--- run.sh ---
#!/bin/bash
# the make line also repeats each setting of config.mk as NAME=value (left out here)
make -C /OpenROAD-flow-scripts/flow DESIGN_CONFIG=/design/flow/config.mk WORK_HOME=/design/flow/orfs CLKGATE_MAP_FILE= finish
--- config.mk ---
export PLATFORM = sky130hd
export DESIGN_NAME = PCPU
export DESIGN_NICKNAME = PCPU
export VERILOG_FILES = /design/flow/design.v
export SDC_FILE = /design/flow/constraint.sdc
export NUM_CORES = 4
export LEC_CHECK = 0
export CAP_MARGIN = 20
export CELL_PAD_IN_SITES_DETAIL_PLACEMENT = 2
export CELL_PAD_IN_SITES_GLOBAL_PLACEMENT = 1
export CORE_MARGIN = 2
export CORE_UTILIZATION = 41
export GPL_ROUTABILITY_DRIVEN = 0
export GPL_TIMING_DRIVEN = 0
export SLEW_MARGIN = 20
--- design.v ---
`timescale 1ns / 1ps
module PCPU(
	input clock,
	input enable,
	input reset,
	input start,
	input [15:0] d_datain,
	input [15:0] i_datain,
	input [3:0] select_y,
	output wire [7:0] d_addr,
	output wire [15:0] d_dataout,
	output wire d_we,
	output wire [7:0] i_addr,
	output reg [15:0] y
);
reg state,next_state;
reg [7:0] pc;
reg [15:0] id_ir,ex_ir,mem_ir,wb_ir;
reg [15:0] reg_A, reg_B, reg_C, reg_C1, smdr, smdr1, ALUo; 
reg dw, zf, nf, cf, cin;
reg [15:0] gr[0:7];
assign d_dataout = smdr1;
assign d_we = dw;
assign d_addr = reg_C[7:0];
assign i_addr = pc;
always @(posedge clock or negedge reset)
	begin
		if (!reset)
			state <= 1'b0;
		else
			state <= next_state;
	end
always @(*)
	begin
		case (state)
			1'b0 : 
				if ((enable == 1'b1) && (start == 1'b1))  
					next_state <= 1'b1;
				else	
					next_state <= 1'b0;
			1'b1 :
				if ((enable == 1'b0) || (wb_ir[15:11] == 5'b00001)) 
					next_state <= 1'b0;
				else
					next_state <= 1'b1;
		endcase
	end
always @(posedge clock or negedge reset)
	begin
		if (!reset)
			begin
				id_ir <= 16'b0000_0000_0000_0000;
				pc <= 8'b0000_0000;
			end
		else if (state ==1'b1)
			begin	
            if((ex_ir[15:11] == 5'b11010 && zf == 1'b1) || (ex_ir[15:11] == 5'b11100 && nf == 1'b1)
				    ||(ex_ir[15:11] == 5'b11011 && zf == 1'b0) || (ex_ir[15:11] == 5'b11101 && nf == 1'b0)
					 ||(ex_ir[15:11] == 5'b11110 && cin == 1'b1) || (ex_ir[15:11] == 5'b11111 && cin == 1'b0)
					 || ex_ir[15:11] == 5'b11001)
					begin
					   pc <= ALUo[7:0];
					   id_ir <= 16'b0; 
				   end
				else if(id_ir[15:11] == 5'b11000)
				   begin
                  pc <= id_ir[7:0];	 
					   id_ir <= 16'b0;
               end
				else if(id_ir[15:11] == 5'b00001)  
					begin 
					   pc <= pc; 
					   id_ir <= id_ir; 
					end		
				else if((id_ir[15:11] == 5'b00010)&&(i_datain[15:11]!=5'b11000)&&(i_datain[15:11]!=5'b00000)&&(i_datain[15:11]!=5'b00001)) 
		         begin
		           if((id_ir[10:8]==i_datain[2:0])&&((i_datain[15:11]==5'b01000)||(i_datain[15:11]==5'b10001)
					   ||(i_datain[15:11]==5'b01010)||(i_datain[15:11]==5'b10010)||(i_datain[15:11]==5'b01100)||(i_datain[15:11]==5'b01101)
						||(i_datain[15:11]==5'b01110)||(i_datain[15:11]==5'b01111)))
			           begin
			             pc <= pc;
			             id_ir <= 16'b0;
			           end
			        else if((id_ir[10:8]==i_datain[6:4])&&((i_datain[15:11]==5'b00010)||(i_datain[15:11]==5'b00011)||(i_datain[15:11]==5'b01000)
				      ||(i_datain[15:11]==5'b10001)||(i_datain[15:11]==5'b01010)||(i_datain[15:11]==5'b10010)||(i_datain[15:11]==5'b01101)
						||(i_datain[15:11]==5'b01110)||(i_datain[15:11]==5'b01111)||(i_datain[15:11]==5'b01100)||(i_datain[15:11]==5'b00100)
						||(i_datain[15:11]==5'b00110)||(i_datain[15:11]==5'b00101)||(i_datain[15:11]==5'b00111)))
			           begin
			             pc <= pc;
			             id_ir <= 16'b0;
			           end
		           else if((id_ir[10:8]==i_datain[10:8])&&((i_datain[15:11]==5'b00011)||(i_datain[15:11]==5'b10000)
				      ||(i_datain[15:11]==5'b01011)||(i_datain[15:11]==5'b11001)||(i_datain[15:11]==5'b11010)||(i_datain[15:11]==5'b11011)
					   ||(i_datain[15:11]==5'b11100)||(i_datain[15:11]==5'b11101)||(i_datain[15:11]==5'b11110)||(i_datain[15:11]==5'b11111)||(i_datain[15:11]==5'b01001)))
			           begin
			             pc <= pc;
			             id_ir <= 16'b0;
			           end
					  else
					     begin
						    pc <= pc + 1'b1;
			             id_ir <= i_datain;
						  end
				   end
				else
				   begin
					   pc <= pc + 1'b1;
					   id_ir <= i_datain;
					end
			end
         else if(state==1'b0)
				begin
				   id_ir <= id_ir;
					pc <= pc;
				end			
	end
always @(posedge clock or negedge reset)
	begin
		if (!reset)
			begin
				ex_ir <= 16'b0000_0000_0000_0000;
				reg_A <= 16'b0000_0000_0000_0000;
				reg_B <= 16'b0000_0000_0000_0000; 
				smdr <= 16'b0000_0000_0000_0000;
			end
		else if(state == 1'b1 && ((ex_ir[15:11]==5'b11010 && zf==1'b1) ||(ex_ir[15:11]==5'b11011 && zf==1'b0) 
		      ||(ex_ir[15:11]==5'b11100 && nf==1'b1) || (ex_ir[15:11]==5'b11101 && nf==1'b0) ||(ex_ir[15:11]==5'b11110 && cin==1'b1)
            ||(ex_ir[15:11]==5'b11111 && cin==1'b0) || ex_ir[15:11]==5'b11001))
              ex_ir <= 16'b0;
      else if (state == 1'b1)
			begin
				ex_ir <= id_ir;
				if ((id_ir[15:11] == 5'b11010) || (id_ir[15:11] == 5'b11011) || (id_ir[15:11] == 5'b11100) || (id_ir[15:11] == 5'b11101) 
				  || (id_ir[15:11] == 5'b11110) || (id_ir[15:11] == 5'b11111) || (id_ir[15:11] == 5'b10000) || (id_ir[15:11] == 5'b01001) 
				  || (id_ir[15:11] == 5'b01011) || (id_ir[15:11] == 5'b11001)) 
				  begin
				   if(id_ir[10:8]==ex_ir[10:8]&&(ex_ir[15:11] == 5'b01000 || ex_ir[15:11] == 5'b10000 || ex_ir[15:11] == 5'b01001 || ex_ir[15:11] == 5'b01010
						  || ex_ir[15:11] == 5'b01011 || ex_ir[15:11] == 5'b10001 || ex_ir[15:11] == 5'b10010 || ex_ir[15:11] == 5'b01101 
						  || ex_ir[15:11] == 5'b01110 || ex_ir[15:11] == 5'b01111 || ex_ir[15:11] == 5'b00100 || ex_ir[15:11] == 5'b00110
						  || ex_ir[15:11] == 5'b00101 || ex_ir[15:11] == 5'b00111 ))
					   reg_A <= ALUo; 
					else if(id_ir[10:8] == mem_ir[10:8]&&(mem_ir[15:11] == 5'b01000 || mem_ir[15:11] == 5'b10000 || mem_ir[15:11] == 5'b01001 
						    || mem_ir[15:11] == 5'b01010 || mem_ir[15:11] == 5'b01011 || mem_ir[15:11] == 5'b10001 
							 || mem_ir[15:11] == 5'b10010 || mem_ir[15:11] == 5'b01101 || mem_ir[15:11] == 5'b01110 || mem_ir[15:11] == 5'b01111 
							 || mem_ir[15:11] == 5'b00100 || mem_ir[15:11] == 5'b00110 || mem_ir[15:11] == 5'b00101 || mem_ir[15:11] == 5'b00111 
							 || mem_ir[15:11] == 5'b00010))
						     begin
							     if(mem_ir[15:11]==5'b00010)   
		                       reg_A <= d_datain;
		                    else
	                          reg_A <= reg_C;  
                       end
               else if(wb_ir[10:8] == id_ir[10:8]&&(wb_ir[15:11] == 5'b01000 || wb_ir[15:11] == 5'b10000 || wb_ir[15:11] == 5'b01001 || wb_ir[15:11] == 5'b01010
						    || wb_ir[15:11] == 5'b01011 || wb_ir[15:11] == 5'b10001 || wb_ir[15:11] == 5'b10010 || wb_ir[15:11] == 5'b01101 
						    || wb_ir[15:11] == 5'b01110 || wb_ir[15:11] == 5'b01111 || wb_ir[15:11] == 5'b00100 || wb_ir[15:11] == 5'b00110
						    || wb_ir[15:11] == 5'b00101 || wb_ir[15:11] == 5'b00111 || wb_ir[15:11] == 5'b00010 ))
                       reg_A <= reg_C1;					
					else
					   reg_A <= gr[(id_ir[10:8])]; 
				  end
				else if(id_ir[15:11] == 5'b00010 || id_ir[15:11] == 5'b00011 || id_ir[15:11] == 5'b01000 || id_ir[15:11] == 5'b01010 
				        || id_ir[15:11] == 5'b10001 || id_ir[15:11] == 5'b10010 || id_ir[15:11] == 5'b01100 || id_ir[15:11] == 5'b01101 
						  || id_ir[15:11] == 5'b01110 || id_ir[15:11] == 5'b01111 || id_ir[15:11] == 5'b00100 || id_ir[15:11] == 5'b00110 
						  || id_ir[15:11] == 5'b00101 || id_ir[15:11] == 5'b00111) 
				    begin
					   if( (ex_ir[15:11] == 5'b01000 || ex_ir[15:11] == 5'b10000 || ex_ir[15:11] == 5'b01001 || ex_ir[15:11] == 5'b01010
						  || ex_ir[15:11] == 5'b01011 || ex_ir[15:11] == 5'b10001 || ex_ir[15:11] == 5'b10010 || ex_ir[15:11] == 5'b01101 
						  || ex_ir[15:11] == 5'b01110 || ex_ir[15:11] == 5'b01111 || ex_ir[15:11] == 5'b00100 || ex_ir[15:11] == 5'b00110
						  || ex_ir[15:11] == 5'b00101 || ex_ir[15:11] == 5'b00111 )&& ex_ir[10:8] == id_ir[6:4])
						    reg_A <= ALUo;
						else if( (mem_ir[15:11] == 5'b01000 || mem_ir[15:11] == 5'b10000 || mem_ir[15:11] == 5'b01001 
						      || mem_ir[15:11] == 5'b01010 || mem_ir[15:11] == 5'b01011 || mem_ir[15:11] == 5'b10001 
							   || mem_ir[15:11] == 5'b10010 || mem_ir[15:11] == 5'b01101 || mem_ir[15:11] == 5'b01110 || mem_ir[15:11] == 5'b01111 
							   || mem_ir[15:11] == 5'b00100 || mem_ir[15:11] == 5'b00110 || mem_ir[15:11] == 5'b00101 || mem_ir[15:11] == 5'b00111 
							   || mem_ir[15:11] == 5'b00010)&& mem_ir[10:8] == id_ir[6:4])
							     if(mem_ir[15:11]==5'b00010)
	                          reg_A <= d_datain;
	                       else
							        reg_A <= reg_C;
						else if( (wb_ir[15:11] == 5'b01000 || wb_ir[15:11] == 5'b10000 || wb_ir[15:11] == 5'b01001 || wb_ir[15:11] == 5'b01010
						    || wb_ir[15:11] == 5'b01011 || wb_ir[15:11] == 5'b10001 || wb_ir[15:11] == 5'b10010 || wb_ir[15:11] == 5'b01101 
						    || wb_ir[15:11] == 5'b01110 || wb_ir[15:11] == 5'b01111 || wb_ir[15:11] == 5'b00100 || wb_ir[15:11] == 5'b00110
						    || wb_ir[15:11] == 5'b00101 || wb_ir[15:11] == 5'b00111 || wb_ir[15:11] == 5'b00010 )&& wb_ir[10:8] == id_ir[6:4])
							 reg_A <= reg_C1;
						else
						    reg_A <= gr[id_ir[6:4]]; 
					 end	
			   else if((mem_ir[15:11]==5'b11010 && zf==1'b1) ||(mem_ir[15:11]==5'b11011 && zf==1'b0) 
		          ||(mem_ir[15:11]==5'b11100 && nf==1'b1) || (mem_ir[15:11]==5'b11101 && nf==1'b0) ||(mem_ir[15:11]==5'b11110 && cin==1'b1)
                ||(mem_ir[15:11]==5'b11111 && cin==1'b0) || mem_ir[15:11]==5'b11001)
                    reg_A <= 16'b0;  
				else if(id_ir[15:11] == 5'b11000)
					reg_A <= 16'b0;
				else
					reg_A <= gr[id_ir[6:4]]; 
				if (id_ir[15:11] == 5'b00010 || id_ir[15:11] == 5'b00011 || id_ir[15:11] == 5'b00100 || (id_ir[15:11] == 5'b00110) 
				  || (id_ir[15:11] == 5'b00101) || (id_ir[15:11] == 5'b00111))
					reg_B <= {12'b0000_0000_0000, id_ir[3:0]}; 
				else if ((id_ir[15:11] == 5'b11010) || (id_ir[15:11] == 5'b11011) || (id_ir[15:11] == 5'b11100) || (id_ir[15:11] == 5'b11101)
				      || (id_ir[15:11] == 5'b11110) || (id_ir[15:11] == 5'b11111)
				      || (id_ir[15:11] == 5'b01001) || (id_ir[15:11] == 5'b01011) || (id_ir[15:11] == 5'b11001))
					reg_B <= {8'b0000_0000, id_ir[7:0]}; 
				else if(id_ir[15:11] == 5'b10000)
				   reg_B <= {id_ir[7:0], 8'b0000_0000}; 
				else if(id_ir[15:11] == 5'b01000 || id_ir[15:11] == 5'b01010 || id_ir[15:11] == 5'b10001 || id_ir[15:11] == 5'b10010 
				    || id_ir[15:11] == 5'b01100 || id_ir[15:11] == 5'b01101 || id_ir[15:11] == 5'b01110 || id_ir[15:11] == 5'b01111)
				   begin
					   if( (ex_ir[15:11] == 5'b01000 || ex_ir[15:11] == 5'b10000 || ex_ir[15:11] == 5'b01001 || ex_ir[15:11] == 5'b01010
						  || ex_ir[15:11] == 5'b01011 || ex_ir[15:11] == 5'b10001 || ex_ir[15:11] == 5'b10010 || ex_ir[15:11] == 5'b01101 
						  || ex_ir[15:11] == 5'b01110 || ex_ir[15:11] == 5'b01111 || ex_ir[15:11] == 5'b00100 || ex_ir[15:11] == 5'b00110
						  || ex_ir[15:11] == 5'b00101 || ex_ir[15:11] == 5'b00111 )&& ex_ir[10:8] == id_ir[2:0])
						    reg_B <= ALUo;
						else if( (mem_ir[15:11] == 5'b01000 || mem_ir[15:11] == 5'b10000 || mem_ir[15:11] == 5'b01001 
						   || mem_ir[15:11] == 5'b00010 || mem_ir[15:11] == 5'b01010 || mem_ir[15:11] == 5'b01011 || mem_ir[15:11] == 5'b10001 
							|| mem_ir[15:11] == 5'b10010 || mem_ir[15:11] == 5'b01101 || mem_ir[15:11] == 5'b01110 || mem_ir[15:11] == 5'b01111
							|| mem_ir[15:11] == 5'b00100 || mem_ir[15:11] == 5'b00110 || mem_ir[15:11] == 5'b00101 || mem_ir[15:11] == 5'b00111 )
							&& mem_ir[10:8] == id_ir[2:0])
                      begin
		                   if(mem_ir[15:11]==5'b00010)
		                       reg_B <= d_datain;
		                   else
		                       reg_B <= reg_C;
                      end
						else if( (wb_ir[15:11] == 5'b01000 || wb_ir[15:11] == 5'b10000 || wb_ir[15:11] == 5'b01001 || wb_ir[15:11] == 5'b01010
						   || wb_ir[15:11] == 5'b01011 || wb_ir[15:11] == 5'b10001 || wb_ir[15:11] == 5'b10010 || wb_ir[15:11] == 5'b01101 
						   || wb_ir[15:11] == 5'b01110 || wb_ir[15:11] == 5'b01111 || wb_ir[15:11] == 5'b00100 || wb_ir[15:11] == 5'b00110
						   || wb_ir[15:11] == 5'b00101 || wb_ir[15:11] == 5'b00111 || wb_ir[15:11] == 5'b00010)&& wb_ir[10:8] == id_ir[2:0])
							 reg_B <= reg_C1;
						else
						    reg_B <= gr[id_ir[2:0]]; 
					 end
				else if((mem_ir[15:11]==5'b11010 && zf==1'b1) ||(mem_ir[15:11]==5'b11011 && zf==1'b0) 
		          ||(mem_ir[15:11]==5'b11100 && nf==1'b1) || (mem_ir[15:11]==5'b11101 && nf==1'b0) ||(mem_ir[15:11]==5'b11110 && cin==1'b1)
                ||(mem_ir[15:11]==5'b11111 && cin==1'b0) || mem_ir[15:11]==5'b11001)
                    reg_B <= 16'b0; 
				else if(id_ir[15:11] == 5'b11000)
				   reg_B <= 16'b0;
				else
					reg_B <= gr[id_ir[2:0]]; 
			   if (id_ir[15:11] == 5'b00011)
				   begin
					  if(id_ir[10:8] == ex_ir[10:8] && (ex_ir[15:11] == 5'b01000 || ex_ir[15:11] == 5'b10000 || ex_ir[15:11] == 5'b01001 
					     || ex_ir[15:11] == 5'b01010 || ex_ir[15:11] == 5'b01011 || ex_ir[15:11] == 5'b10001 || ex_ir[15:11] == 5'b10010 
					     || ex_ir[15:11] == 5'b01101 || ex_ir[15:11] == 5'b01110 || ex_ir[15:11] == 5'b01111 || ex_ir[15:11] == 5'b00100 
					     || ex_ir[15:11] == 5'b00110 || ex_ir[15:11] == 5'b00101 || ex_ir[15:11] == 5'b00111 ))
						   smdr <= ALUo;
					  else if(id_ir[10:8] == mem_ir[10:8] && (mem_ir[15:11] == 5'b01000 || mem_ir[15:11] == 5'b10000 
					     || mem_ir[15:11] == 5'b01001 || mem_ir[15:11] == 5'b01010 || mem_ir[15:11] == 5'b01011 || mem_ir[15:11] == 5'b10001 
						  || mem_ir[15:11] == 5'b10010 || mem_ir[15:11] == 5'b01101 || mem_ir[15:11] == 5'b01110 || mem_ir[15:11] == 5'b01111
						  || mem_ir[15:11] == 5'b00100 || mem_ir[15:11] == 5'b00110 || mem_ir[15:11] == 5'b00101 || mem_ir[15:11] == 5'b00111
						  || mem_ir[15:11] == 5'b00010))
						   begin
		                  if(mem_ir[15:11]==5'b00010)
		                      smdr <= d_datain;
		                  else
		                      smdr <= reg_C;                  
                     end
					  else if(id_ir[10:8] == wb_ir[10:8] && (wb_ir[15:11] == 5'b01000 || wb_ir[15:11] == 5'b10000 
					     || wb_ir[15:11] == 5'b00010 || wb_ir[15:11] == 5'b01001 || wb_ir[15:11] == 5'b01010 || wb_ir[15:11] == 5'b01011 
						  || wb_ir[15:11] == 5'b10001 || wb_ir[15:11] == 5'b10010 || wb_ir[15:11] == 5'b01101 || wb_ir[15:11] == 5'b01110 
						  || wb_ir[15:11] == 5'b01111 || wb_ir[15:11] == 5'b00100 || wb_ir[15:11] == 5'b00110 || wb_ir[15:11] == 5'b00101 
						  || wb_ir[15:11] == 5'b00111 ))
						   smdr <= reg_C1;
					  else
					      smdr <= gr[id_ir[10:8]];
					end
				else
				    smdr <= gr[id_ir[10:8]];
			end
   end
reg signed [15:0] reg_A1; 
always @(*)
begin
  reg_A1 <= reg_A;
end
always @(*)
	begin
	  if(ex_ir[15:11] == 5'b01000 || ex_ir[15:11] == 5'b10000 || ex_ir[15:11] == 5'b01001) 
	     {cf, ALUo} <= reg_A + reg_B;
	  else if(ex_ir[15:11] == 5'b01100 || (ex_ir[15:11] == 5'b01010) || (ex_ir[15:11] == 5'b01011))
	     {cf, ALUo} <= reg_A - reg_B;
	  else if(ex_ir[15:11] == 5'b10001)
	     {cf, ALUo} <= reg_A + reg_B + cin;
	  else if(ex_ir[15:11] == 5'b10010)
	     {cf, ALUo} <= reg_A - reg_B - cin;
     else if(ex_ir[15:11] == 5'b01101)
        {cf, ALUo} <= reg_A & reg_B; 	  
	  else if(ex_ir[15:11] == 5'b01110)
	     {cf, ALUo} <= reg_A | reg_B;
	  else if(ex_ir[15:11] == 5'b01111)
	     {cf, ALUo} <= reg_A ^ reg_B;
	  else if(ex_ir[15:11] == 5'b00100)
	     {cf, ALUo} <= reg_A << reg_B;
	  else if(ex_ir[15:11] == 5'b00110)
	     {cf, ALUo} <= reg_A >> reg_B;
	  else if(ex_ir[15:11] == 5'b00101)
	     {cf, ALUo} <= reg_A <<< reg_B;
	  else if(ex_ir[15:11] == 5'b00111)
	     {cf, ALUo} <= reg_A1 >>> reg_B;
	  else if(ex_ir[15:11] == 5'b00010 || ex_ir[15:11] == 5'b00011 
	         || ex_ir[15:11] == 5'b11100 || ex_ir[15:11] == 5'b11101 || ex_ir[15:11] == 5'b11010 || ex_ir[15:11] == 5'b11011
				|| ex_ir[15:11] == 5'b11110 || ex_ir[15:11] == 5'b11111 || ex_ir[15:11] == 5'b11001)
		  {cf, ALUo} <= reg_A + reg_B;
	  else 
	     {cf, ALUo} <= 17'b0;
	end		
always @(posedge clock or negedge reset)
	begin
		if (!reset)
			begin
				mem_ir <= 16'b0000_0000_0000_0000;
				reg_C <= 16'b0000_0000_0000_0000;
				smdr1 <= 16'b0000_0000_0000_0000;
				zf <= 1'b0;
				nf <= 1'b0;
				cin <= 1'b0;
				dw <= 1'b0;
			end	
	   else if (state == 1'b1)
			begin
				mem_ir <= ex_ir;
				reg_C <= ALUo;
				if ((ex_ir[15:11] == 5'b01000) || (ex_ir[15:11] == 5'b01100) || (ex_ir[15:11] == 5'b10000) || (ex_ir[15:11] == 5'b01001) 
				 || (ex_ir[15:11] == 5'b10001) || (ex_ir[15:11] == 5'b01010) || (ex_ir[15:11] == 5'b01011) || (ex_ir[15:11] == 5'b10010))
					begin
						if (ALUo == 16'b0000_0000_0000_0000)
							zf <= 1'b1; 
						else
							zf <= 1'b0;
						if (ALUo[15] == 1'b1) 
							nf <= 1'b1;
						else
							nf <= 1'b0;
					end
				else
				  begin
				     zf <= zf;
					  nf <= nf;
				  end
				if ((ex_ir[15:11] == 5'b01000) || (ex_ir[15:11] == 5'b10000) || (ex_ir[15:11] == 5'b01001) || (ex_ir[15:11] == 5'b10001)
				 || (ex_ir[15:11] == 5'b01010) || (ex_ir[15:11] == 5'b01011) || (ex_ir[15:11] == 5'b10010))					
					  cin <= cf;
				else
					  cin <= cin; 
				if (ex_ir[15:11] == 5'b00011)
					begin
						dw <= 1'b1; 
						smdr1 <= smdr;
					end
				else
				   begin
					   dw <= 1'b0;
						smdr1 <= 16'b0;
					end
			end
   end	  
always @(posedge clock or negedge reset)
	begin
		if (!reset)
			begin
				wb_ir <= 16'b0000_0000_0000_0000;
				reg_C1 <= 16'b0000_0000_0000_0000;
			end	
		else if (state == 1'b1)
			begin
				wb_ir <= mem_ir;
				if (mem_ir[15:11] == 5'b00010)
						reg_C1 <= d_datain;
				else
						reg_C1 <= reg_C;
			end
   end		
always @(posedge clock or negedge reset)
	begin
		if (!reset)
			begin
				gr[7] <= 16'b0000_0000_0000_0000;
				gr[6] <= 16'b0000_0000_0000_0000;
				gr[5] <= 16'b0000_0000_0000_0000;
				gr[4] <= 16'b0000_0000_0000_0000;
				gr[3] <= 16'b0000_0000_0000_0000;
				gr[2] <= 16'b0000_0000_0000_0000;
				gr[1] <= 16'b0000_0000_0000_0000;
				gr[0] <= 16'b0000_0000_0000_0000;
			end	
		else if (state == 1'b1)
			begin
				if ((wb_ir[15:11] == 5'b00010) || (wb_ir[15:11] == 5'b01000) || (wb_ir[15:11] == 5'b10000) || (wb_ir[15:11] == 5'b01001)
				 || (wb_ir[15:11] == 5'b10001) || (wb_ir[15:11] == 5'b01010) || (wb_ir[15:11] == 5'b01011) || (wb_ir[15:11] == 5'b10010)
				 ||(wb_ir[15:11] == 5'b01101) ||(wb_ir[15:11] == 5'b01110) ||(wb_ir[15:11] == 5'b01111) || (wb_ir[15:11] == 5'b00100)
				 ||(wb_ir[15:11] == 5'b00110) ||(wb_ir[15:11] == 5'b00101) || (wb_ir[15:11] == 5'b00111))
					gr[wb_ir[10:8]] <= reg_C1; 
				else
				   gr[wb_ir[10:8]] <= gr[wb_ir[10:8]];
			end
   end		
always @(*)
begin
	case(select_y)
		4'b0000: y <= pc;
		4'b0001: y <= id_ir;
		4'b0010: y <= reg_A;
		4'b0011: y <= reg_B;
		4'b0100: y <= reg_C;
		4'b0101: y <= reg_C1;
		4'b0110: y <= {15'b000000000000000,zf};
		4'b0111: y <= {15'b000000000000000,cin};
		4'b1000: y <= {15'b000000000000000,nf};
		4'b1001: y <= gr[1];
		4'b1010: y <= gr[2];
		4'b1011: y <= gr[3];
		4'b1100: y <= gr[4];
		4'b1101: y <= gr[5];
		4'b1110: y <= gr[6];
		4'b1111: y <= gr[7];
endcase
end
endmodule
--- constraint.sdc ---
create_clock -name core_clock -period 5.5 [get_ports {clock}]
set_input_delay 1.1000 -clock core_clock [delete_from_list [all_inputs] [get_ports {clock}]]
set_output_delay 1.1000 -clock core_clock [all_outputs]
set_load 0.01 [all_outputs]
==> run_results.csv, run 1 <==
group,metric,value,unit
status,outcome,"complete, but fails checks",
status,so.violations,"max-capacitance violations, max-slew violations, negative setup slack",
critical_path,rr_endpoint,"zf",
grt,global_route.usage.total,51.9,%
clock_network,cts_buffer_depth,3,
place,portBuffers,83,
cells_and_area,post-route-cell-area,0.0295,mm²
critical_path,crit_arrival,6410,ps
critical_path,cp.depth,17,
critical_path,crit_required,5980,ps
timing,setup_viol,21,
place,place_area,0.0278,mm²
logic_synthesis,top_cell,"nand2_1",
cells_and_area,finalNetCount,3407,
die,rows,91,
logic_synthesis,top_logic_kind,"AND-OR/OR-AND gates",
clock_network,clkLatencyLatePin,590,ps
logic_synthesis,synth.area.top_cells,"dfrtp_1, mux4_2, o21ai_0, nand2_1, mux2i_1",
route,drtAntennaViolNets,0,
logic_synthesis,ys_sh_adder,2.73,%
clock_network,cts_buffers,35,
job,tool_warnings,61,
route,post-route-drc-count,0,
critical_path,critPathLaunchType,"register",
critical_path,critPathBufInv,5,
critical_path,crit_path_end,"zf",
critical_path,cp-end-kind,"register",
timing,layout_setup_ws,-429,ps
die,ios,89,
clock_network,clock-sinks,277,
logic_synthesis,xor_share,2.59,%
timing,whs,332,ps
critical_path,crit_top_cell,"buf_2",
timing,hold_violations,0,
logic_synthesis,numSynthFlops,277,
grt,grt_pass1_wl,241,mm
critical_path,reg2reg_setup_slack,-430,ps
grt,antenna_found_initial,22,
critical_path,crit_family,"AND-OR/OR-AND gates",
critical_path,cp-startpoint,"reg_B[2]",
grt,grt_max_degree,97,
logic_synthesis,yosysChipArea,0.0257,mm²
die,fp.coreArea,0.0618,mm²
clock_network,clock-root-buffer,"clkbuf_16",
logic_synthesis,fp_nets,3270,
timing,skew,42.5,ps
logic_synthesis,ys_cells,3175,
route,drtPass1Iterations,9,
route,drt_wl_total,169,mm
clock_network,clkSlewWorstSetupHoldPaths,60,ps
logic_synthesis,synthSimpleGateAreaFrac,18.5,%
critical_path,slowest_delay,550,ps
timing,rsz0062_at_grt,"yes",
critical_path,critPathMaxFanout,11,
logic_synthesis,syn_avg_cell_area,8.10,µm²
die,die_area,0.0648,mm²
timing,post-route-period-util,108,%
die,die_h,255,µm
clock_network,cts_tree,"yes",
critical_path,path_cells,"buf_2 > inv_2 > buf_2 > clkbuf_4 > ha_1 > o21bai_2 > a211oi_2 > o311a_1 > a211oi_4 > nand3_1 > or2_2 > xnor2_1 > a2111oi_4 > buf_4 > nor4b_2 > nand4_1 > o21ai_1",
logic_synthesis,yosys_warnings,2,
logic_synthesis,synth_cell_types,101,
route,avgRoutedWirePerCell,40.5,µm
timing,tns,-2650,ps
logic_synthesis,ys_seq_share,26.9,%
logic_synthesis,synthArstFlopShare,100,%
clock_network,htree_levels,2,
logic_synthesis,edf_count,0,
critical_path,criticalPathCategory,"register to register",
logic_synthesis,syn-cell-area,0.0257,mm²
timing,max_freq,0.169,GHz
logic_synthesis,largest_area_cell,"dfrtp_1",
timing,fin_crit,5930,ps
logic_synthesis,ys_sh_aoi,29.4,%
place,dp_hpwl,128,mm
die,die_x,255,µm
die,fp_util,41.6,%
logic_synthesis,common_cells,"nand2_1, o21ai_0, nor2_1",
logic_synthesis,netlist_instances,3175,
grt,grt_pass1_vias,33100,
timing,relSlewSlack,-76.8,%
cells_and_area,nFillCells,6931,
job,cap_viol_max_count,1,
critical_path,critPathSlowestCell,"o21bai_2",
logic_synthesis,flop_cell,"dfrtp_1",
cells_and_area,fin_util,47.7,%
route,drtIter0Drc,4348,
min_path,hp-class,"input pin to asynchronous set/reset pin",
route,via_per_inst,7.57,
route,num_vias,31700,
timing,maxSlewViolCount,5,
grt,overflow,0,
timing,worstMarginPinSlew,2630,ps
cells_and_area,area_growth,14.6,%
critical_path,r2r_cells,17,
logic_synthesis,ys_sh_mux,13.9,%
critical_path,r2r_start,"reg_B[2]",
logic_synthesis,top_cell_area_share,26.9,%
metal layers:
layer  vias up  routed length (µm)  track usage [%]
met1     15700               56900             55.5
met2      2534               72400             77.8
li1      12200                   -                -
met5         -                  43            0.150
met3      1176               19400             19.6
met4         6               20700             51.7
stage by stage:
step | instances | setup slack (ps)
floorplan | 3175 | 1280
global placement | 4095 | -8490
detailed placement | 4101 | -1070
CTS | 4163 | 0.0990
global route | 4175 | -631
finish | 4186 | -429
cell type report:
cell class              count  area, µm²  area share (%)
well taps                 837       1050            3.55
multi-input cells        2520      17600            59.6
clock buffers              48       1040            3.52
diodes                     13       32.5           0.110
flip-flops and latches    277       6930            23.5
inverters                  98        369            1.25
plain buffers             278       1200            4.09
clock inverters            13        230           0.781
repair buffers            102       1060            3.60
repair_timing:
action | CTS | global route
endpoints found under the setup margin | 36 | 30
cloned | 0 | 0
buffers inserted | 2 | 2
hold buffers | 0 | 0
pin swaps | 1 | 4
resized | 32 | 44
==> inputs of run 2 (changes only) <==
Settings changed: ABC_AREA set to 1, CAP_MARGIN 20 to 15, CELL_PAD_IN_SITES_DETAIL_PLACEMENT 2 to 1, CELL_PAD_IN_SITES_GLOBAL_PLACEMENT 1 to 2, CORE_ASPECT_RATIO set to 0.85, CORE_MARGIN 2 to 4, CORE_UTILIZATION 41 to 60, CTS_CLUSTER_DIAMETER set to 260, CTS_CLUSTER_SIZE set to 28, GPL_TIMING_DRIVEN 0 to 1, HOLD_SLACK_MARGIN set to 0.13, MAX_ROUTING_LAYER set to met5, PLACE_DENSITY_LB_ADDON set to 0.03, SETUP_SLACK_MARGIN set to 0.87, SLEW_MARGIN 20 to 5.
Clock period 5.5 ns to 5.14 ns, I/O delays scaled along.
==> run_results.csv, run 2 <==
group,metric,value,unit
status,outcome,"stopped before the end",
status,haltStage,"global placement without I/O (3_1_place_gp_skip_io)",
status,error_line,"[ERROR FLW-0024] Place density exceeds 1.0 (current PLACE_DENSITY_LB_ADDON =  0.03). Please check if the value of  PLACE_DENSITY_LB_ADDON is between 0 and 0.99.",
logic_synthesis,ys_cells,3950,
logic_synthesis,flop_cell,"dfrtp_1",
die,die_x,231,µm
logic_synthesis,ys_seq_share,27.4,%
logic_synthesis,largest_area_cell,"dfrtp_1",
logic_synthesis,synthArstFlopShare,100,%
die,die_area,0.0455,mm²
logic_synthesis,syn-cell-area,0.0253,mm²
logic_synthesis,xor_share,2.38,%
logic_synthesis,ys_sh_mux,0,%
logic_synthesis,numSynthFlops,277,
logic_synthesis,top_logic_kind,"simple AND/OR/NAND/NOR gates",
die,fp_util,60.6,%
logic_synthesis,yosys_warnings,2,
logic_synthesis,fp_nets,4045,
logic_synthesis,top_cell_area_share,27.4,%
logic_synthesis,synth.area.top_cells,"dfrtp_1, nand2_1, o21ai_0, inv_1, nand3_1",
die,fp.coreArea,0.0417,mm²
logic_synthesis,synthSimpleGateAreaFrac,30.0,%
logic_synthesis,ys_sh_adder,2.78,%
logic_synthesis,netlist_instances,3950,
logic_synthesis,ys_sh_aoi,26.6,%
logic_synthesis,syn_avg_cell_area,6.40,µm²
logic_synthesis,common_cells,"nand2_1, o21ai_0, inv_1",
die,die_h,197,µm
logic_synthesis,top_cell,"nand2_1",
logic_synthesis,yosysChipArea,0.0253,mm²
logic_synthesis,synth_cell_types,67,
logic_synthesis,edf_count,0,
die,rows,69,
==> inputs of run 3 (changes only) <==
Settings changed: ABC_AREA 1 to not set, CAP_MARGIN 15 to 20, CELL_PAD_IN_SITES_DETAIL_PLACEMENT 1 to 0, CELL_PAD_IN_SITES_GLOBAL_PLACEMENT 2 to 0, CORE_MARGIN 4 to 2, CORE_UTILIZATION 60 to 65, CTS_CLUSTER_DIAMETER 260 to not set, CTS_CLUSTER_SIZE 28 to 44, GPL_ROUTABILITY_DRIVEN 0 to 1, MAX_ROUTING_LAYER met5 to not set, SLEW_MARGIN 5 to 40.
Clock period 5.14 ns to 4.48 ns, I/O delays scaled along.
==> run_results.csv, run 3 <==
group,metric,value,unit
status,outcome,"complete, but fails checks",
status,so.violations,"negative setup slack",
grt,grt_pass1_vias,29200,
route,post-route-drc-count,0,
clock_network,clock-root-buffer,"clkbuf_16",
critical_path,critPathLaunchType,"register",
cells_and_area,finalNetCount,3437,
clock_network,ctsHoldBuffers,0,
critical_path,crit_required,5020,ps
logic_synthesis,ys_sh_mux,13.9,%
grt,grt_pass1_wl,180,mm
logic_synthesis,ys_cells,3175,
timing,max_freq,0.206,GHz
place,portBuffers,88,
die,ios,89,
die,die_h,187,µm
logic_synthesis,yosysChipArea,0.0257,mm²
critical_path,rr_endpoint,"zf",
logic_synthesis,top_cell_area_share,26.9,%
timing,setup_viol,1,
critical_path,crit_family,"simple AND/OR/NAND/NOR gates",
logic_synthesis,edf_count,0,
route,via_per_inst,8.27,
timing,relSlewSlack,34.4,%
timing,worstMarginPinSlew,971,ps
logic_synthesis,top_logic_kind,"AND-OR/OR-AND gates",
die,die_x,220,µm
cells_and_area,area_growth,21.6,%
critical_path,cp-end-kind,"register",
clock_network,htree_levels,1,
critical_path,crit_arrival,5390,ps
logic_synthesis,fp_nets,3270,
timing,hold_violations,0,
logic_synthesis,syn-cell-area,0.0257,mm²
route,drtPass1Iterations,14,
cells_and_area,stdcell_count,3893,
critical_path,crit_path_end,"zf",
route,drt_wl_total,126,mm
critical_path,r2r_start,"reg_B[1]",
logic_synthesis,synthSimpleGateAreaFrac,18.5,%
critical_path,critPathMaxFanout,4,
grt,grt_max_degree,102,
clock_network,clock-sinks,277,
logic_synthesis,syn_avg_cell_area,8.10,µm²
die,fp.coreArea,0.0392,mm²
timing,skew,42.2,ps
route,drtIter0Drc,7771,
logic_synthesis,numSynthFlops,277,
grt,antenna_found_initial,18,
clock_network,clkSlewWorstSetupHoldPaths,70,ps
logic_synthesis,synthArstFlopShare,100,%
critical_path,cp.depth,18,
grt,gr-usage-met1,73.2,%
place,dp_hpwl,88.5,mm
clock_network,cts_buffers,29,
grt,overflow,0,
logic_synthesis,yosys_warnings,2,
critical_path,cp-startpoint,"reg_B[1]",
critical_path,path_cells,"buf_6 > fa_2 > a21oi_4 > o221ai_4 > xnor2_2 > nor4_2 > buf_4 > buf_6 > xnor2_1 > a222oi_1 > o31a_1 > buf_6 > nand4_1 > nor4b_2 > buf_4 > nand4_1 > buf_4 > o21ai_2",
logic_synthesis,synth.area.top_cells,"dfrtp_1, mux4_2, o21ai_0, nand2_1, mux2i_1",
cells_and_area,fin_util,79.7,%
logic_synthesis,largest_area_cell,"dfrtp_1",
route,drtAntennaViolNets,0,
grt,global_route.usage.total,57.9,%
clock_network,cts_tree,"yes",
die,rows,67,
logic_synthesis,xor_share,2.59,%
logic_synthesis,flop_cell,"dfrtp_1",
min_path,hp-class,"input pin to asynchronous set/reset pin",
logic_synthesis,synth_cell_types,101,
critical_path,reg2reg_setup_slack,-370,ps
critical_path,critPathBufInv,6,
logic_synthesis,ys_sh_adder,2.73,%
die,die_area,0.0412,mm²
route,avgRoutedWirePerCell,32.5,µm
timing,maxSlewViolCount,0,
place,place_congestion,1.24,
critical_path,r2r_cells,18,
critical_path,critPathSlowestCell,"dfrtp_2",
place,dp_cells,3740,
grt,use_met3,33.3,%
grt,globalRouteMet2Util,77.0,%
job,cap_viol_max_count,0,
logic_synthesis,ys_seq_share,26.9,%
timing,fin_crit,4850,ps
grt,busiest_layer,"met2",
logic_synthesis,netlist_instances,3175,
clock_network,cts_buffer_depth,3,
route,num_vias,32200,
logic_synthesis,top_cell,"nand2_1",
logic_synthesis,ys_sh_aoi,29.4,%
critical_path,slowest_delay,480,ps
timing,layout_setup_ws,-370,ps
timing,rsz0062_at_grt,"yes",
cells_and_area,nFillCells,2575,
die,fp_util,65.6,%
clock_network,clkLatencyLatePin,620,ps
timing,post-route-period-util,108,%
logic_synthesis,common_cells,"nand2_1, o21ai_0, nor2_1",
job,tool_warnings,62,
critical_path,criticalPathCategory,"register to register",
==> run 3: final cells by class <==
class | count | area, µm² | area share (%)
Antenna cell | 12 | 30.0 | 0.0960
Clock buffer | 34 | 785 | 2.51
Clock inverter | 19 | 244 | 0.780
Inverter | 98 | 380 | 1.22
Multi-Input combinational cell | 2520 | 18500 | 59.3
Sequential cell | 277 | 6960 | 22.2
Tap cell | 517 | 647 | 2.07
Timing Repair Buffer | 416 | 3690 | 11.8
==> run 3: per-layer routing <==
metal	up-vias	wire length, µm
met3	1219	25200
met4	36	11300
met1	14800	42100
li1	12300	-
met2	3821	47100
met5	-	760
==> run 3: repair_timing <==
action	4_1_cts	5_1_grt
setup endpoints to repair	70	67
pin swaps	46	79
buffers inserted	38	45
resized	168	191
gates cloned	1	3
==> run 3: metrics by stage <==
stage	worst slack (ps)	instance area [µm²]	hold WS [ps]	TNS, ps
final	-370	31300	130	-370
after detailed placement	-64.4	28100	478	-64.4
after global placement	-55.8	28100	466	-55.8
after global routing	-182	31300	145	-182
after floorplan	778	25800	451	0
after CTS	271	30000	373	0
==> inputs of run 4 (changes only) <==
Settings changed: ABC_AREA set to 1, CELL_PAD_IN_SITES_DETAIL_PLACEMENT 0 to not set, CELL_PAD_IN_SITES_GLOBAL_PLACEMENT 0 to not set, CORE_ASPECT_RATIO 0.85 to not set, CORE_UTILIZATION 65 to 58, CTS_CLUSTER_SIZE 44 to 99, GPL_ROUTABILITY_DRIVEN 1 to not set, GPL_TIMING_DRIVEN 1 to not set, HOLD_SLACK_MARGIN 0.13 to not set, PLACE_DENSITY_LB_ADDON 0.03 to not set, SETUP_SLACK_MARGIN 0.87 to not set, SLEW_MARGIN 40 to 20.
Clock period 4.48 ns to 1.9 ns, I/O delays scaled along.
==> run_results.csv, run 4 <==
group,metric,value,unit
logic_synthesis,synthSimpleGateAreaFrac,30.0,%
status,haltStage,"global routing (5_1_grt)",
die,die_area,0.0453,mm²
logic_synthesis,yosys_warnings,2,
logic_synthesis,yosysChipArea,0.0253,mm²
clock_network,clock-root-buffer,"clkbuf_16",
place,place_congestion,1.32,
clock_network,clock-sinks,277,
logic_synthesis,syn_avg_cell_area,6.40,µm²
die,fp_util,58.7,%
grt,overflow,1187,
status,outcome,"stopped before the end",
logic_synthesis,top_logic_kind,"simple AND/OR/NAND/NOR gates",
clock_network,htree_levels,2,
logic_synthesis,xor_share,2.38,%
die,ios,89,
die,fp.coreArea,0.0431,mm²
logic_synthesis,numSynthFlops,277,
place,dp_hpwl,106,mm
logic_synthesis,syn-cell-area,0.0253,mm²
place,dp_cells,5502,
place,portBuffers,88,
logic_synthesis,largest_area_cell,"dfrtp_1",
logic_synthesis,ys_sh_mux,0,%
clock_network,cts_buffer_depth,3,
logic_synthesis,fp_nets,4045,
grt,global_route.usage.total,90.9,%
logic_synthesis,ys_cells,3950,
logic_synthesis,ys_seq_share,27.4,%
logic_synthesis,edf_count,0,
die,die_x,213,µm
logic_synthesis,synth.area.top_cells,"dfrtp_1, nand2_1, o21ai_0, inv_1, nand3_1",
status,error_line,"[ERROR GRT-0116] Global routing finished with congestion. Check the congestion regions in the DRC Viewer.",
logic_synthesis,flop_cell,"dfrtp_1",
logic_synthesis,top_cell_area_share,27.4,%
die,die_h,213,µm
logic_synthesis,netlist_instances,3950,
logic_synthesis,common_cells,"nand2_1, o21ai_0, inv_1",
clock_network,cts_buffers,34,
logic_synthesis,ys_sh_aoi,26.6,%
logic_synthesis,synth_cell_types,67,
logic_synthesis,synthArstFlopShare,100,%
logic_synthesis,top_cell,"nand2_1",
die,rows,76,
logic_synthesis,ys_sh_adder,2.78,%
[run 4: metrics by stage]
stage / setup slack [ps] / utilization [%] / cell area (µm²)
2_1_floorplan: -1130 / - / 25600
3_3_place_gp: -1580 / 81.7 / 35200
3_5_place_dp: -1630 / 81.7 / 35200
4_1_cts: -1270 / 93.2 / 40100
[run 4: repair_timing]
action / 4_1_cts
setup endpoints to repair: 260
buffers inserted: 135
pin swaps: 148
gates cloned: 9
hold buffers: 1
hold endpoints to repair: 33
resized: 769
[run 4: layer usage]
| layer | GRT usage [%] | GRT overflow |
|---|---|---|
| met5 | 61.4 | 5 |
| met3 | 79.3 | 54 |
| met1 | 87.9 | 40 |
| met4 | 95.5 | 413 |
| met2 | 104 | 675 |
==> inputs of run 5 (changes only) <==
Settings changed: ABC_AREA 1 to not set, CELL_PAD_IN_SITES_DETAIL_PLACEMENT set to 0, CELL_PAD_IN_SITES_GLOBAL_PLACEMENT set to 0, CORE_ASPECT_RATIO set to 1.19, CORE_UTILIZATION 58 to 65, CTS_CLUSTER_SIZE 99 to 44, GPL_ROUTABILITY_DRIVEN set to 0, GPL_TIMING_DRIVEN set to 1, HOLD_SLACK_MARGIN set to 0.13, MAX_ROUTING_LAYER set to met4, PLACE_DENSITY_LB_ADDON set to 0.03, SETUP_SLACK_MARGIN set to 0.52, SLEW_MARGIN 20 to 5.
Clock period 1.9 ns to 2.7 ns, I/O delays scaled along.
==> run_results.csv, run 5 <==
group,metric,value,unit
status,outcome,"stopped before the end",
logic_synthesis,ys_seq_share,26.9,%
logic_synthesis,synth_cell_types,101,
clock_network,clock-root-buffer,"clkbuf_16",
logic_synthesis,synthArstFlopShare,100,%
logic_synthesis,netlist_instances,3175,
logic_synthesis,edf_count,0,
logic_synthesis,yosys_warnings,2,
logic_synthesis,yosysChipArea,0.0257,mm²
logic_synthesis,top_cell,"nand2_1",
status,haltStage,"global routing (5_1_grt)",
die,die_area,0.0412,mm²
place,portBuffers,88,
logic_synthesis,ys_sh_adder,2.73,%
grt,overflow,931,
logic_synthesis,largest_area_cell,"dfrtp_1",
logic_synthesis,syn_avg_cell_area,8.10,µm²
place,dp_slack,-1290,ps
logic_synthesis,flop_cell,"dfrtp_1",
logic_synthesis,synth.area.top_cells,"dfrtp_1, mux4_2, o21ai_0, nand2_1, mux2i_1",
die,fp_util,65.9,%
logic_synthesis,ys_sh_aoi,29.4,%
logic_synthesis,fp_nets,3270,
die,fp.coreArea,0.0390,mm²
logic_synthesis,top_cell_area_share,26.9,%
logic_synthesis,top_logic_kind,"AND-OR/OR-AND gates",
logic_synthesis,ys_sh_mux,13.9,%
logic_synthesis,xor_share,2.59,%
clock_network,clock-sinks,277,
logic_synthesis,numSynthFlops,277,
clock_network,cts_buffers,29,
die,rows,79,
place,dp_hpwl,96.0,mm
grt,global_route.usage.total,87.4,%
logic_synthesis,synthSimpleGateAreaFrac,18.5,%
die,ios,89,
clock_network,cts_buffer_depth,3,
clock_network,htree_levels,1,
logic_synthesis,common_cells,"nand2_1, o21ai_0, nor2_1",
logic_synthesis,syn-cell-area,0.0257,mm²
die,die_h,221,µm
die,die_x,186,µm
logic_synthesis,ys_cells,3175,
status,error_line,"[ERROR GRT-0116] Global routing finished with congestion. Check the congestion regions in the DRC Viewer.",
==> run 5: timing repair <==
item,CTS
hold endpoints to repair,80
setup endpoints to repair,252
hold buffers,1
buffers inserted,76
resized,399
gates cloned,5
pin swaps,125
==> run 5: routing by layer <==
layer,GRT overflow,GRT usage [%]
met5,-,-
met4,258,86.0
met3,57,72.6
met2,573,101
met1,43,86.2
==> run 5: stage by stage <==
| stage | util, % | cell area, µm² | setup TNS [ps] | instances | hold WS, ps |
|---|---|---|---|---|---|
| CTS | 91.3 | 35600 | -55530 | 4402 | 482 |
| global placement | 83.6 | 32600 | -73640 | 4266 | 461 |
| detailed placement | 83.6 | 32600 | -82760 | 4266 | 468 |
| floorplan | - | 26400 | -34820 | 3175 | 244 |
==> inputs of run 6 (changes only) <==
Settings changed: CELL_PAD_IN_SITES_DETAIL_PLACEMENT 0 to not set, CELL_PAD_IN_SITES_GLOBAL_PLACEMENT 0 to not set, CORE_ASPECT_RATIO 1.19 to not set, CORE_UTILIZATION 65 to 66, CTS_CLUSTER_SIZE 44 to 41, GPL_ROUTABILITY_DRIVEN 0 to not set, GPL_TIMING_DRIVEN 1 to not set, HOLD_SLACK_MARGIN 0.13 to not set, MAX_ROUTING_LAYER met4 to not set, PLACE_DENSITY_LB_ADDON 0.03 to not set, SETUP_SLACK_MARGIN 0.52 to -0.09, SLEW_MARGIN 5 to 20.
Clock period 2.7 ns to 4.17 ns, I/O delays scaled along.
==> run_results.csv, run 6 <==
group,metric,value,unit
status,outcome,"complete, but fails checks",
status,so.violations,"negative setup slack",
cells_and_area,area_growth,13.8,%
logic_synthesis,numSynthFlops,277,
route,drtPass1Iterations,12,
logic_synthesis,yosys_warnings,2,
critical_path,path_cells,"or4_1 > nor3_4 > a21boi_1 > o21ai_1 > a221o_1 > o221ai_1 > or3_1 > a221oi_4 > mux2_1 > nor3_2 > a211oi_2",
logic_synthesis,synthArstFlopShare,100,%
grt,global_route.usage.total,59.9,%
place,portBuffers,88,
die,die_h,201,µm
critical_path,critPathSlowestCell,"or4_1",
route,wl_met2,49.5,mm
clock_network,ctsHoldBuffers,0,
die,rows,72,
route,wl_met1,37.7,mm
timing,whs,265,ps
logic_synthesis,common_cells,"nand2_1, o21ai_0, nor2_1",
critical_path,cp-end-kind,"register",
clock_network,clkSlewWorstSetupHoldPaths,70,ps
route,drt_wl_total,125,mm
logic_synthesis,syn_avg_cell_area,8.10,µm²
logic_synthesis,top_logic_kind,"AND-OR/OR-AND gates",
logic_synthesis,netlist_instances,3175,
die,die_x,201,µm
place,place_congestion,1.17,
critical_path,crit_arrival,4890,ps
route,via_per_inst,8.17,
logic_synthesis,xor_share,2.59,%
cells_and_area,nFillCells,2828,
clock_network,htree_levels,1,
logic_synthesis,synth_cell_types,101,
cells_and_area,fin_util,76.0,%
critical_path,cp.depth,11,
cells_and_area,finalNetCount,3350,
critical_path,r2r_cells,11,
clock_network,clock-sinks,277,
min_path,hp-class,"input pin to asynchronous set/reset pin",
logic_synthesis,synth.area.top_cells,"dfrtp_1, mux4_2, o21ai_0, nand2_1, mux2i_1",
job,tool_warnings,61,
timing,max_freq,0.227,GHz
logic_synthesis,edf_count,0,
timing,post-route-period-util,106,%
logic_synthesis,synthSimpleGateAreaFrac,18.5,%
timing,relSlewSlack,15.8,%
critical_path,crit_path_end,"reg_A[12]",
clock_network,cts_buffers,28,
clock_network,clkLatencyLatePin,600,ps
logic_synthesis,top_cell_area_share,26.9,%
timing,skew,16.9,ps
critical_path,critPathBufInv,0,
cells_and_area,register_area,0.00695,mm²
grt,antenna_found_initial,18,
job,cap_viol_max_count,0,
timing,setup_viol,22,
critical_path,crit_required,4660,ps
grt,grt_max_degree,96,
cells_and_area,post-route-cell-area,0.0293,mm²
timing,maxSlewViolCount,0,
die,fp.coreArea,0.0386,mm²
critical_path,slowest_delay,830,ps
critical_path,critPathMaxFanout,7,
timing,layout_setup_ws,-230,ps
route,wl_met3,22.0,mm
route,num_vias,31100,
route,drtIter0Drc,7080,
grt,overflow,0,
clock_network,clock-root-buffer,"clkbuf_16",
place,dp_hpwl,87.0,mm
timing,worstMarginPinSlew,1250,ps
critical_path,rr_endpoint,"reg_A[12]",
logic_synthesis,yosysChipArea,0.0257,mm²
grt,grt_pass1_vias,29300,
place,place_area,0.0280,mm²
route,post-route-drc-count,0,
timing,rsz0062_at_grt,"yes",
logic_synthesis,largest_area_cell,"dfrtp_1",
route,drtAntennaViolNets,0,
route,avgRoutedWirePerCell,32.8,µm
logic_synthesis,ys_sh_aoi,29.4,%
logic_synthesis,syn-cell-area,0.0257,mm²
logic_synthesis,flop_cell,"dfrtp_1",
die,die_area,0.0406,mm²
clock_network,cts_buffer_depth,3,
logic_synthesis,top_cell,"nand2_1",
timing,hold_violations,0,
logic_synthesis,fp_nets,3270,
die,fp_util,66.7,%
logic_synthesis,ys_sh_mux,13.9,%
place,dp_slack,-99.0,ps
critical_path,cp-startpoint,"reg_B[9]",
route,top_layer_used,"met5",
logic_synthesis,ys_cells,3175,
critical_path,criticalPathCategory,"register to register",
cells_and_area,comb_area,0.0175,mm²
critical_path,reg2reg_setup_slack,-230,ps
logic_synthesis,ys_seq_share,26.9,%
critical_path,crit_family,"simple AND/OR/NAND/NOR gates",
logic_synthesis,ys_sh_adder,2.73,%
die,ios,89,
critical_path,critPathLaunchType,"register",
critical_path,r2r_start,"reg_B[9]",
timing,fin_crit,4400,ps
grt,grt_pass1_wl,185,mm
clock_network,cts_tree,"yes",
[run 6: what timing repair did]
action	4_1_cts	5_1_grt
endpoints found under the setup margin	1	44
setup buffers	0	3
resized	1	31
pin swaps	0	4
[run 6: metrics by stage]
| stage | setup TNS (ps) | instances |
|---|---|---|
| floorplan | -49.4 | 3175 |
| finish | -1380 | 3801 |
| CTS | -284 | 3786 |
| global route | -1340 | 3795 |
| global placement | -41.0 | 3736 |
| detailed placement | -104 | 3736 |
[run 6: routing by layer]
layer	up-vias	track usage [%]
met5	-	2.26
met4	18	50.4
met3	1350	29.1
met2	3500	84.8
met1	14100	67.7
li1	12100	-
[run 6: final cells by class]
cell class / instances / share of cell area (%)
multi-input combinational: 2520 / 59.8
sequential: 277 / 23.7
timing repair buffer: 330 / 9.60
clock buffer: 36 / 2.74
tap: 518 / 2.21
inverter: 98 / 1.26
clock inverter: 14 / 0.598
antenna: 8 / 0.0684
==> inputs of run 7 (changes only) <==
Settings changed: ABC_AREA set to 0, CELL_PAD_IN_SITES_DETAIL_PLACEMENT set to 2, CORE_MARGIN 2 to 9, CORE_UTILIZATION 66 to 56, CTS_CLUSTER_SIZE 41 to not set, HOLD_SLACK_MARGIN set to -0.03, MAX_ROUTING_LAYER set to met5, PLACE_DENSITY_LB_ADDON set to 0.06, SETUP_SLACK_MARGIN -0.09 to 0.17, SLEW_MARGIN 20 to 15.
Clock period 4.17 ns to 8.24 ns, I/O delays scaled along.
==> run_results.csv, run 7 <==
group,metric,value,unit
logic_synthesis,ys_sh_adder,2.73,%
die,rows,78,
logic_synthesis,flop_cell,"dfrtp_1",
logic_synthesis,yosysChipArea,0.0257,mm²
die,die_area,0.0540,mm²
die,fp.coreArea,0.0454,mm²
die,die_h,232,µm
logic_synthesis,numSynthFlops,277,
logic_synthesis,syn-cell-area,0.0257,mm²
logic_synthesis,common_cells,"nand2_1, o21ai_0, nor2_1",
logic_synthesis,synth.area.top_cells,"dfrtp_1, mux4_2, o21ai_0, nand2_1, mux2i_1",
die,fp_util,56.7,%
logic_synthesis,top_logic_kind,"AND-OR/OR-AND gates",
logic_synthesis,edf_count,0,
logic_synthesis,ys_sh_aoi,29.4,%
logic_synthesis,ys_seq_share,26.9,%
logic_synthesis,netlist_instances,3175,
status,haltStage,"detailed placement (3_5_place_dp)",
logic_synthesis,synthSimpleGateAreaFrac,18.5,%
die,die_x,232,µm
logic_synthesis,ys_sh_mux,13.9,%
status,error_line,"[ERROR DPL-0033] detailed placement checks failed during check placement.",
place,portBuffers,88,
logic_synthesis,synthArstFlopShare,100,%
status,outcome,"stopped before the end",
logic_synthesis,yosys_warnings,2,
logic_synthesis,xor_share,2.59,%
die,ios,89,
logic_synthesis,synth_cell_types,101,
logic_synthesis,top_cell_area_share,26.9,%
logic_synthesis,fp_nets,3270,
logic_synthesis,ys_cells,3175,
place,place_congestion,1.11,
logic_synthesis,largest_area_cell,"dfrtp_1",
logic_synthesis,syn_avg_cell_area,8.10,µm²
logic_synthesis,top_cell,"nand2_1",
run 7: per-stage QoR:
| stage | std cells | setup WS, ps | area [µm²] | hold WS, ps |
|---|---|---|---|---|
| global placement | 3656 | 1790 | 26900 | 462 |
| floorplan | 3175 | 3340 | 25700 | 451 |
==> inputs of run 8 (changes only) <==
Settings changed: ABC_AREA 0 to not set, CELL_PAD_IN_SITES_DETAIL_PLACEMENT 2 to not set, CORE_MARGIN 9 to 2, CORE_UTILIZATION 56 to 62, HOLD_SLACK_MARGIN -0.03 to not set, MAX_ROUTING_LAYER met5 to not set, PLACE_DENSITY_LB_ADDON 0.06 to not set, SETUP_SLACK_MARGIN 0.17 to 1.05, SLEW_MARGIN 15 to 20, TNS_END_PERCENT set to 35.
Clock period 8.24 ns to 5.5 ns, I/O delays scaled along.
==> run_results.csv, run 8 <==
group,metric,value,unit
timing,hold_violations,0,
timing,maxSlewViolCount,0,
timing,setup_viol,0,
logic_synthesis,ys_sh_adder,2.73,%
grt,globalRouteMet2Util,77.2,%
logic_synthesis,synth_cell_types,101,
logic_synthesis,yosys_warnings,2,
route,drtAntennaViolNets,0,
logic_synthesis,common_cells,"nand2_1, o21ai_0, nor2_1",
critical_path,criticalPathCategory,"register to register",
route,avgRoutedWirePerCell,32.1,µm
cells_and_area,post-route-cell-area,0.0284,mm²
clock_network,ctsHoldBuffers,0,
grt,overflow,0,
logic_synthesis,numSynthFlops,277,
logic_synthesis,synthArstFlopShare,100,%
clock_network,clock-sinks,277,
logic_synthesis,ys_cells,3175,
critical_path,cp-end-kind,"register",
route,drtIter0Drc,6018,
die,ios,89,
critical_path,cp-startpoint,"reg_B[10]",
logic_synthesis,top_cell,"nand2_1",
job,tool_warnings,65,
critical_path,cp.depth,12,
die,die_h,208,µm
grt,grt_pass1_wl,176,mm
grt,grt_pass1_vias,27600,
cells_and_area,comb_area,0.0175,mm²
place,place_area,0.0271,mm²
clock_network,cts_buffer_depth,3,
logic_synthesis,fp_nets,3270,
logic_synthesis,synthSimpleGateAreaFrac,18.5,%
min_path,whs_path_depth,2,
grt,use_met3,17.3,%
critical_path,crit_family,"AND-OR/OR-AND gates",
grt,antenna_found_initial,2,
critical_path,r2r_cells,12,
timing,post-route-period-util,82.3,%
critical_path,critPathMaxFanout,12,
logic_synthesis,syn-cell-area,0.0257,mm²
timing,fin_crit,4530,ps
clock_network,clkSlewWorstSetupHoldPaths,60,ps
critical_path,path_cells,"or4_1 > nor4_2 > buf_4 > a31oi_1 > a221oi_1 > nor4_1 > a32oi_1 > buf_4 > nor2_1 > a21oi_1 > a21oi_1 > o21ai_0",
route,post-route-drc-count,0,
logic_synthesis,top_logic_kind,"AND-OR/OR-AND gates",
clock_network,cts_tree,"yes",
clock_network,cts_buffers,30,
logic_synthesis,largest_area_cell,"dfrtp_1",
logic_synthesis,ys_sh_mux,13.9,%
timing,relSlewSlack,15.7,%
logic_synthesis,xor_share,2.59,%
die,fp_util,62.9,%
die,die_x,208,µm
min_path,hp-class,"register to register",
status,outcome,"no timing/DRC/antenna violations",
place,place_congestion,1.15,
critical_path,crit_arrival,5020,ps
clock_network,clock-root-buffer,"clkbuf_16",
clock_network,htree_levels,1,
route,num_vias,29500,
cells_and_area,finalNetCount,3231,
die,rows,74,
place,dp_hpwl,84.8,mm
logic_synthesis,top_cell_area_share,26.9,%
grt,global_route.usage.total,53.1,%
grt,gr-usage-met1,65.3,%
min_path,min_to,"smdr[10]",
die,fp.coreArea,0.0409,mm²
cells_and_area,area_growth,10.4,%
logic_synthesis,syn_avg_cell_area,8.10,µm²
critical_path,slowest_delay,1070,ps
die,die_area,0.0431,mm²
timing,max_freq,0.221,GHz
logic_synthesis,edf_count,0,
logic_synthesis,flop_cell,"dfrtp_1",
logic_synthesis,ys_sh_aoi,29.4,%
critical_path,rr_endpoint,"smdr[6]",
route,via_per_inst,7.99,
route,drtPass1Iterations,12,
place,portBuffers,88,
critical_path,r2r_start,"reg_B[10]",
clock_network,clkLatencyLatePin,600,ps
timing,worstMarginPinSlew,1260,ps
critical_path,critPathLaunchType,"register",
logic_synthesis,ys_seq_share,26.9,%
min_path,hp-start,"smdr[10]",
timing,skew,20.7,ps
critical_path,critPathSlowestCell,"a221oi_1",
critical_path,reg2reg_setup_slack,970,ps
grt,grt_max_degree,114,
timing,tns,0,ps
route,drt_wl_total,119,mm
timing,rsz0062_at_grt,"yes",
grt,busiest_layer,"met2",
cells_and_area,nFillCells,3283,
critical_path,crit_path_end,"smdr[6]",
job,cap_viol_max_count,0,
logic_synthesis,synth.area.top_cells,"dfrtp_1, mux4_2, o21ai_0, nand2_1, mux2i_1",
cells_and_area,register_area,0.00695,mm²
critical_path,critPathBufInv,2,
logic_synthesis,netlist_instances,3175,
critical_path,crit_required,5990,ps
logic_synthesis,yosysChipArea,0.0257,mm²
==> run 8: repair_timing <==
item | in CTS | in global routing
pin swaps | 1 | 4
buffers inserted | 2 | 2
endpoints found under the hold margin | 0 | 0
resized | 15 | 27
setup endpoints to repair | 18 | 41
==> run 8: routing by layer <==
layer	vias up	share of wire [%]
met5	-	0.047
met2	2957	41
met1	13700	33
li1	11900	-
met3	982	16
met4	2	11
==> run 8: final cells by class <==
| type | instances | share of cell area (%) |
|---|---|---|
| well taps | 532 | 2.34 |
| flip-flops and latches | 277 | 24.5 |
| repair buffers | 209 | 6.52 |
| multi-input cells | 2520 | 61.6 |
| clock buffers | 39 | 3.05 |
| diodes | 5 | 0.0440 |
| clock inverters | 15 | 0.713 |
| inverters | 98 | 1.31 |
==> run 8: metrics by stage <==
stage | setup slack, ps | hold slack (ps) | utilization [%] | std cells
2_1_floorplan | 1280 | 451 | - | 3175
4_1_cts | 1040 | 489 | 69.0 | 3686
5_1_grt | 937 | 522 | 69.4 | 3691
3_3_place_gp | 590 | 462 | 66.2 | 3630
3_5_place_dp | 487 | 475 | 66.2 | 3630
6_report | 974 | 483 | 69.4 | 3695
